alpha:
==> flow/design.v (excerpt) <==
module fp2_sub_add_correction
#(
  parameter RADIX = 32,
  parameter DIGITS = 14,
  parameter DIGITS_LOG = ( 
  (DIGITS <= 2) ? 1 : 
  (DIGITS <= 4) ? 2 : 
  (DIGITS <= 8) ? 3 : 
  (DIGITS <= 16) ? 4 : 
  (DIGITS <= 32) ? 5 : 
  (DIGITS <= 64) ? 6 : 
  (DIGITS <= 128) ? 7 : 
  (DIGITS <= 256) ? 8 : 
  (DIGITS <= 512) ? 9 : 
  (DIGITS <= 1024) ? 10 : 
  (DIGITS <= 2048) ? 11 : 
  (DIGITS <= 4096) ? 12 : 
  (DIGITS <= 8192) ? 13 : 
  (DIGITS <= 16384) ? 14 : 
  (DIGITS <= 32768) ? 15 : 
  (DIGITS <= 65536) ? 16 : 
  (DIGITS <= 131072) ? 17 : 
  (DIGITS <= 262144) ? 18 : 
  (DIGITS <= 524288) ? 19 : 
  (DIGITS <= 1048576) ? 20 : 
  (DIGITS <= 2097152) ? 21 : 
  (DIGITS <= 4194304) ? 22 : 
  (DIGITS <= 8388608) ? 23 : 
  (DIGITS <= 16777216) ? 24 : 
  (DIGITS <= 33554432) ? 25 : 
  (DIGITS <= 67108864) ? 26 : 
  (DIGITS <= 134217728) ? 27 : 
  (DIGITS <= 268435456) ? 28 : 
  (DIGITS <= 536870912) ? 29 : 
  (DIGITS <= 1073741824) ? 30 : 
  -1), 
  parameter FILE_CONST_PX2 = "px2.mem",
  parameter FILE_CONST_PX4 = "px4.mem"
)
(
  input wire start,
  input wire rst,
  input wire clk,
  input wire [2:0] cmd,  
  input wire extension_field_op,  
  output wire mem_a_0_rd_en,
  output wire [DIGITS_LOG-1:0] mem_a_0_rd_addr,
  input  wire [RADIX-1:0] mem_a_0_dout,
  output wire mem_a_1_rd_en,
  output wire [DIGITS_LOG-1:0] mem_a_1_rd_addr,
  input  wire [RADIX-1:0] mem_a_1_dout,
  output wire mem_b_0_rd_en,
  output wire [DIGITS_LOG-1:0] mem_b_0_rd_addr,
  input  wire [RADIX-1:0] mem_b_0_dout,
  output wire mem_b_1_rd_en,
  output wire [DIGITS_LOG-1:0] mem_b_1_rd_addr,
  input  wire [RADIX-1:0] mem_b_1_dout,
  output wire px2_mem_rd_en,
  output wire [DIGITS_LOG-1:0] px2_mem_rd_addr,
  input  wire [RADIX-1:0] px2_mem_dout,
  output wire px4_mem_rd_en,
  output wire [DIGITS_LOG-1:0] px4_mem_rd_addr,
  input  wire [RADIX-1:0] px4_mem_dout,
  input wire mem_c_0_rd_en,
  input wire [DIGITS_LOG-1:0] mem_c_0_rd_addr,
  output  wire [RADIX-1:0] mem_c_0_dout,
  input wire mem_c_1_rd_en,
  input wire [DIGITS_LOG-1:0] mem_c_1_rd_addr,
  output  wire [RADIX-1:0] mem_c_1_dout,
  output reg busy,
  output reg done
);
Size in the first run: about 2100 flip-flops, about 310 I/O pins, roughly 89000 um2 of cells after synthesis.
Settings: LEC_CHECK=0, ABC_AREA=1, CAP_MARGIN=40, CORE_MARGIN=2, CORE_UTILIZATION=72, CTS_CLUSTER_SIZE=25, GPL_ROUTABILITY_DRIVEN=1, HOLD_SLACK_MARGIN=0.29, PLACE_DENSITY_LB_ADDON=0.21, SETUP_SLACK_MARGIN=0.11, SLEW_MARGIN=15; clock period 2.79 ns.
run.sh (not shown) runs the stock make flow with config.mk's settings and CLKGATE_MAP_FILE=.
Run status, alpha: aborted in global routing (5_1_grt), error GRT-0232
Modified inputs, beta compared to alpha
# alpha
export LEC_CHECK = 0
export ABC_AREA = 1
export CAP_MARGIN = 40
export CORE_MARGIN = 2
export CORE_UTILIZATION = 72
export CTS_CLUSTER_SIZE = 25
export GPL_ROUTABILITY_DRIVEN = 1
export HOLD_SLACK_MARGIN = 0.29
export PLACE_DENSITY_LB_ADDON = 0.21
export SETUP_SLACK_MARGIN = 0.11
export SLEW_MARGIN = 15
create_clock -name core_clock -period 2.79 [get_ports {clk}]
# beta
export LEC_CHECK = 0
export ABC_AREA = 0
export CAP_MARGIN = 30
export CORE_MARGIN = 2
export CORE_UTILIZATION = 67
export CTS_CLUSTER_SIZE = 25
export GPL_ROUTABILITY_DRIVEN = 1
export HOLD_SLACK_MARGIN = 0.3
export SETUP_SLACK_MARGIN = 0.94
export SLEW_MARGIN = 20
create_clock -name core_clock -period 3.19 [get_ports {clk}]
==> comparison <==
- On final weighted congestion in routability-driven placement, the higher figure sits with alpha, not beta.
- alpha has a lower multiplexer share of the synthesized area than beta.
- Looking at starting density of the core across alpha and beta, the one that comes out lower is beta.
- Looking at width of the die, beta sits about 2.6% higher than alpha does.
- Compared with alpha, beta shows post-synthesis average cell area higher by 5.0 um2.
- alpha did not run to completion, as it errored out during global routing (5_1_grt).
- What the final checks of beta revealed, after a flow that finished every stage, was a layout that fails on negative setup slack.
> inputs changed (beta -> gamma)
# beta
export LEC_CHECK = 0
export ABC_AREA = 0
export CAP_MARGIN = 30
export CORE_MARGIN = 2
export CORE_UTILIZATION = 67
export CTS_CLUSTER_SIZE = 25
export GPL_ROUTABILITY_DRIVEN = 1
export HOLD_SLACK_MARGIN = 0.3
export SETUP_SLACK_MARGIN = 0.94
export SLEW_MARGIN = 20
create_clock -name core_clock -period 3.19 [get_ports {clk}]
# gamma
export LEC_CHECK = 0
export CAP_MARGIN = 20
export CORE_MARGIN = 2
export CORE_UTILIZATION = 71
export SLEW_MARGIN = 20
create_clock -name core_clock -period 4.1 [get_ports {clk}]
Findings:
gamma was carried through to the last stage, and its layout satisfied the timing, DRC and antenna checks.
For first-pass GRT wire length, gamma and beta come out practically identical.
In the reports for beta and gamma, the smaller core box area belongs to gamma.
As of gamma, power density of the placed cells had fallen by more than 10% compared to beta.
On clock skew: between beta and gamma, it ends up lower for beta.
Delta (gamma minus beta): final critical path time including I/O delays and setup now larger, relative contribution of combinational cells to total power now smaller.
Detailed-route wire length for gamma is lower than for beta.
In the reports for beta and gamma, the smaller sequential share of layout area belongs to beta.
[gamma] initial standard-cell utilization of the core rose 4.2 points relative to beta

========
## job 4587
Starting RTL as in the previous note.
// fp2_sub_add_correction
module fp2_sub_add_correction
#(
  parameter RADIX = 32,
  parameter DIGITS = 14,
  parameter DIGITS_LOG = ( 
  (DIGITS <= 2) ? 1 : 
  (DIGITS <= 4) ? 2 : 
  (DIGITS <= 8) ? 3 : 
  (DIGITS <= 16) ? 4 : 
  (DIGITS <= 32) ? 5 : 
  (DIGITS <= 64) ? 6 : 
  (DIGITS <= 128) ? 7 : 
  (DIGITS <= 256) ? 8 : 
  (DIGITS <= 512) ? 9 : 
  (DIGITS <= 1024) ? 10 : 
  (DIGITS <= 2048) ? 11 : 
  (DIGITS <= 4096) ? 12 : 
  (DIGITS <= 8192) ? 13 : 
  (DIGITS <= 16384) ? 14 : 
  (DIGITS <= 32768) ? 15 : 
  (DIGITS <= 65536) ? 16 : 
  (DIGITS <= 131072) ? 17 : 
  (DIGITS <= 262144) ? 18 : 
  (DIGITS <= 524288) ? 19 : 
  (DIGITS <= 1048576) ? 20 : 
  (DIGITS <= 2097152) ? 21 : 
  (DIGITS <= 4194304) ? 22 : 
  (DIGITS <= 8388608) ? 23 : 
  (DIGITS <= 16777216) ? 24 : 
  (DIGITS <= 33554432) ? 25 : 
  (DIGITS <= 67108864) ? 26 : 
  (DIGITS <= 134217728) ? 27 : 
  (DIGITS <= 268435456) ? 28 : 
  (DIGITS <= 536870912) ? 29 : 
  (DIGITS <= 1073741824) ? 30 : 
  -1), 
  parameter FILE_CONST_PX2 = "px2.mem",
  parameter FILE_CONST_PX4 = "px4.mem"
)
(
  input wire start,
  input wire rst,
  input wire clk,
  input wire [2:0] cmd,  
  input wire extension_field_op,  
  output wire mem_a_0_rd_en,
  output wire [DIGITS_LOG-1:0] mem_a_0_rd_addr,
  input  wire [RADIX-1:0] mem_a_0_dout,
  output wire mem_a_1_rd_en,
  output wire [DIGITS_LOG-1:0] mem_a_1_rd_addr,
  input  wire [RADIX-1:0] mem_a_1_dout,
  output wire mem_b_0_rd_en,
  output wire [DIGITS_LOG-1:0] mem_b_0_rd_addr,
  input  wire [RADIX-1:0] mem_b_0_dout,
  output wire mem_b_1_rd_en,
  output wire [DIGITS_LOG-1:0] mem_b_1_rd_addr,
  input  wire [RADIX-1:0] mem_b_1_dout,
  ...
export LEC_CHECK = 0
export ABC_AREA = 1
export CAP_MARGIN = 0
export CELL_PAD_IN_SITES_DETAIL_PLACEMENT = 1
export CORE_ASPECT_RATIO = 0.67
export CORE_MARGIN = 10
export CORE_UTILIZATION = 67
export CTS_CLUSTER_DIAMETER = 169
export CTS_CLUSTER_SIZE = 99
export MIN_ROUTING_LAYER = met1
export PLACE_DENSITY_LB_ADDON = 0.21
export SETUP_SLACK_MARGIN = 1.16
export SLEW_MARGIN = 40
create_clock -name core_clock -period 6.57 [get_ports {clk}]
Job 4587 did not make it past global routing (5_1_grt), where a tool error ended it.
The following lists how job 1343 was set up differently from job 4587:
# job 4587
export LEC_CHECK = 0
export ABC_AREA = 1
export CAP_MARGIN = 0
export CELL_PAD_IN_SITES_DETAIL_PLACEMENT = 1
export CORE_ASPECT_RATIO = 0.67
export CORE_MARGIN = 10
export CORE_UTILIZATION = 67
export CTS_CLUSTER_DIAMETER = 169
export CTS_CLUSTER_SIZE = 99
export MIN_ROUTING_LAYER = met1
export PLACE_DENSITY_LB_ADDON = 0.21
export SETUP_SLACK_MARGIN = 1.16
export SLEW_MARGIN = 40
create_clock -name core_clock -period 6.57 [get_ports {clk}]
# job 1343
export LEC_CHECK = 0
export CAP_MARGIN = 15
export CORE_MARGIN = 10
export CORE_UTILIZATION = 40
export CTS_CLUSTER_SIZE = 99
export HOLD_SLACK_MARGIN = 0.18
export PLACE_DENSITY_LB_ADDON = 0.02
export SETUP_SLACK_MARGIN = 1.47
export SLEW_MARGIN = 20
create_clock -name core_clock -period 5.0 [get_ports {clk}]
## What came out
- Apart from job 4587, each of job 1343 and job 4587 ends the flow with a layout that passes the timing, DRC and antenna checks.
- Job 4587 | ERROR | global routing (5_1_grt)
- Between job 1343 and job 4587, the sequential-to-total area share from yosys stat is higher for job 1343.
- On post-synthesis compound-gate area fraction: job 1343 sits below job 4587.
- Run comparison: job 1343 dominant kind of combinational cell multiplexers; job 4587 dominant kind of combinational cell simple AND/OR/NAND/NOR gates
- Compared with job 4587, in job 1343 number of placement rows grew by 61; placeable core region grew by about 60%; fraction of the core area occupied by cells at floorplan shrank by 27 points; count of cells resized by post-cts repair grew by 419; yosys synthesis chip area shrank by about 2%.
- The number of instances in the synthesized netlist in job 1343 sits about 33% below the value recorded for job 4587.
#### Input delta (job 6352 over job 1343)
# job 1343
export LEC_CHECK = 0
export CAP_MARGIN = 15
export CORE_MARGIN = 10
export CORE_UTILIZATION = 40
export CTS_CLUSTER_SIZE = 99
export HOLD_SLACK_MARGIN = 0.18
export PLACE_DENSITY_LB_ADDON = 0.02
export SETUP_SLACK_MARGIN = 1.47
export SLEW_MARGIN = 20
create_clock -name core_clock -period 5.0 [get_ports {clk}]
# job 6352
export LEC_CHECK = 0
export CAP_MARGIN = 20
export CORE_MARGIN = 2
export CORE_UTILIZATION = 25
export PLACE_DENSITY = 0.6
export SLEW_MARGIN = 20
create_clock -name core_clock -period 7.39 [get_ports {clk}]
## What came out
[compare] base=job 1343 new=job 6352: sequential share of layout area increased 2.8 points, number of instances in the synthesized netlist essentially unchanged. Between job 1343 and job 6352, the number of logic gates figures differ only marginally.
## Diff of input files: job 1347 against job 6352
# job 6352
export LEC_CHECK = 0
export CAP_MARGIN = 20
export CORE_MARGIN = 2
export CORE_UTILIZATION = 25
export PLACE_DENSITY = 0.6
export SLEW_MARGIN = 20
create_clock -name core_clock -period 7.39 [get_ports {clk}]
# job 1347
export LEC_CHECK = 0
export CAP_MARGIN = 20
export CORE_MARGIN = 2
export CORE_UTILIZATION = 70
export SETUP_SLACK_MARGIN = 0.44
export SLEW_MARGIN = 20
create_clock -name core_clock -period 2.68 [get_ports {clk}]
Findings:
- What ended job 1347 was a tool error in global routing (5_1_grt); the run never finished.
- Job 1347 against job 6352: initial cell density of the core rose 45 points, die size decreased by 64% relative to the old numbers, half-perimeter wire length of the detailed placement result shows an increase of 19000 um.

========
v9:
Starting RTL as in the previous note.
Settings: LEC_CHECK=0, CAP_MARGIN=20, CORE_MARGIN=2, CORE_UTILIZATION=71, SETUP_SLACK_MARGIN=0.85, SLEW_MARGIN=20; clock period 2.84 ns.
v9: it failed during global routing (5_1_grt), and the tool reported GRT-0232.
Modified inputs, v49 compared to v9
- a change of SETUP_SLACK_MARGIN from 0.85 to -0.32
- an added CTS_CLUSTER_SIZE of 13
- a change of CORE_UTILIZATION from 71 to 72
- a change of the clock period (ns, I/O delays scaled along) from 2.84 to 3.3
Results
v9: aborted in global routing (5_1_grt) (tool error)
v49: it failed during global routing (5_1_grt), and the tool reported ODB-0269.
v9 → v49: number of synthesized flops with an enable pin was more or less identical, placer's final routability congestion estimate went down by about 1%, share of async-settable or async-resettable flops after synthesis was more or less identical.
The lower die height of v9 and v49 is in v49.
Per the comparison of v49 with v9, synthesized area ~0 delta, die extent in x -about 0.7%.
Looking at number of setup buffers added after CTS across v9 and v49, the one that comes out higher is v9.
Die area on v49 is ahead of v9.
The inputs of v35 differ from those of v49 as listed below.
- clearing CTS_CLUSTER_SIZE, which used to be 13
- swapping -0.32 for 0.41 in SETUP_SLACK_MARGIN
- putting PLACE_DENSITY at 0.6 where nothing was set
- swapping 72 for 40 in CORE_UTILIZATION
- swapping 3.3 for 4.82 in the clock period (ns, I/O delays scaled along)
==> comparison <==
v35 finished all stages; the layout is clean. v49 failed in global routing (5_1_grt) with ODB-0269. Number of buffers inserted by hold repair at cts: v35 vs v49 identical. Compared to v49, v35 has horizontal die size about 34% higher. When the final numbers for v35 and v49 were put side by side, the number of cell rows turned out to be greater in v35. In the floorplan summary, v35 is listed with a die area greater than that of v49. [v35 vs v49] number of buffers created by CTS: higher in v35. v35 against v49: vertical die size climbed 120 µm, starting utilization of the core area lost 32 points, number of resized instances in the post-cts repair step went down by 54, synthesized area shows no meaningful change. The worst slack after detailed placement in v35 sits 1190 ps above the value recorded for v49. On total half-perimeter wirelength after legalization and detailed placement, v49 loses to v35.
The following lists how v36 was set up differently from v35:
- PLACE_DENSITY: 0.6 -> 0.58
- CORE_UTILIZATION: 40 -> 22
- SETUP_SLACK_MARGIN: 0.41 -> unset
- GPL_ROUTABILITY_DRIVEN: unset -> 1
- the clock period (ns, I/O delays scaled along): 4.82 -> 6.44
--- outcome ---
- Of v36 and v35, the higher detailed-route wire length per cell belongs to v35.
- On growth of design area from synthesis to finish: v36 sits below v35.
- Higher share of the cycle needed by the critical path after routing goes to v35 over v36.
- Global-route usage: v36 < v35
- Compared with v35, v36 shows setup slack of the critical path after layout higher by 490 ps.
- In the metrics for v36 and v35, the one carrying the higher number of buffers outside the clock class in the layout is v35.
- v36 vs v35, worst setup path startpoint: cmd[2] vs cmd[0]
- Routed wire in v36 totals more than in v35.
- Fraction of area in registers | v36 above v35
Relative to v36, the following input files were edited for v32:
- ABC_AREA newly set to 1
- CTS_CLUSTER_SIZE newly set to 14
- CORE_UTILIZATION changed from 22 to 72
- PLACE_DENSITY changed from 0.58 to 0.6
- GPL_ROUTABILITY_DRIVEN removed (was 1)
- the clock period (ns, I/O delays scaled along) changed from 6.44 to 4.78
Results
Looking across v32 and v36, the single run that reached the end with no open violations was v36. In v32 the implementation ran to completion but is not tape-out ready, as the final checks report negative setup slack. Synthesized area on v32 is up relative to v36. Compared with v36, in v32 critical path depth fell 10; routed wire length rose 34000 µm; simple-gate share of the synthesized area rose 10 points. Total clock buffers created by CTS delta for v32 relative to v36: 0.52% higher.
Relative to v32, the following input files were edited for v57:
- PLACE_DENSITY removed (was 0.6)
- CTS_CLUSTER_SIZE changed from 14 to 10
- PLACE_DENSITY_LB_ADDON newly set to 0.09
- SETUP_SLACK_MARGIN newly set to 0.22
[summary]
v57 ran to completion and came out clean on the timing, DRC and antenna checks. The layout from v32, despite a flow that completed every stage, fails the layout checks, with the failing checks listed as negative setup slack. v57 vs v32: number of resized instances in the post-cts repair step up in v57. Sort v32 and v57 by net switching power of the design desc -> top: v32. When v57 is set beside v32, its met1 wire length turns out to be 1500 µm smaller.
Power figures rest on the tool's default switching activity, not on a simulated workload.
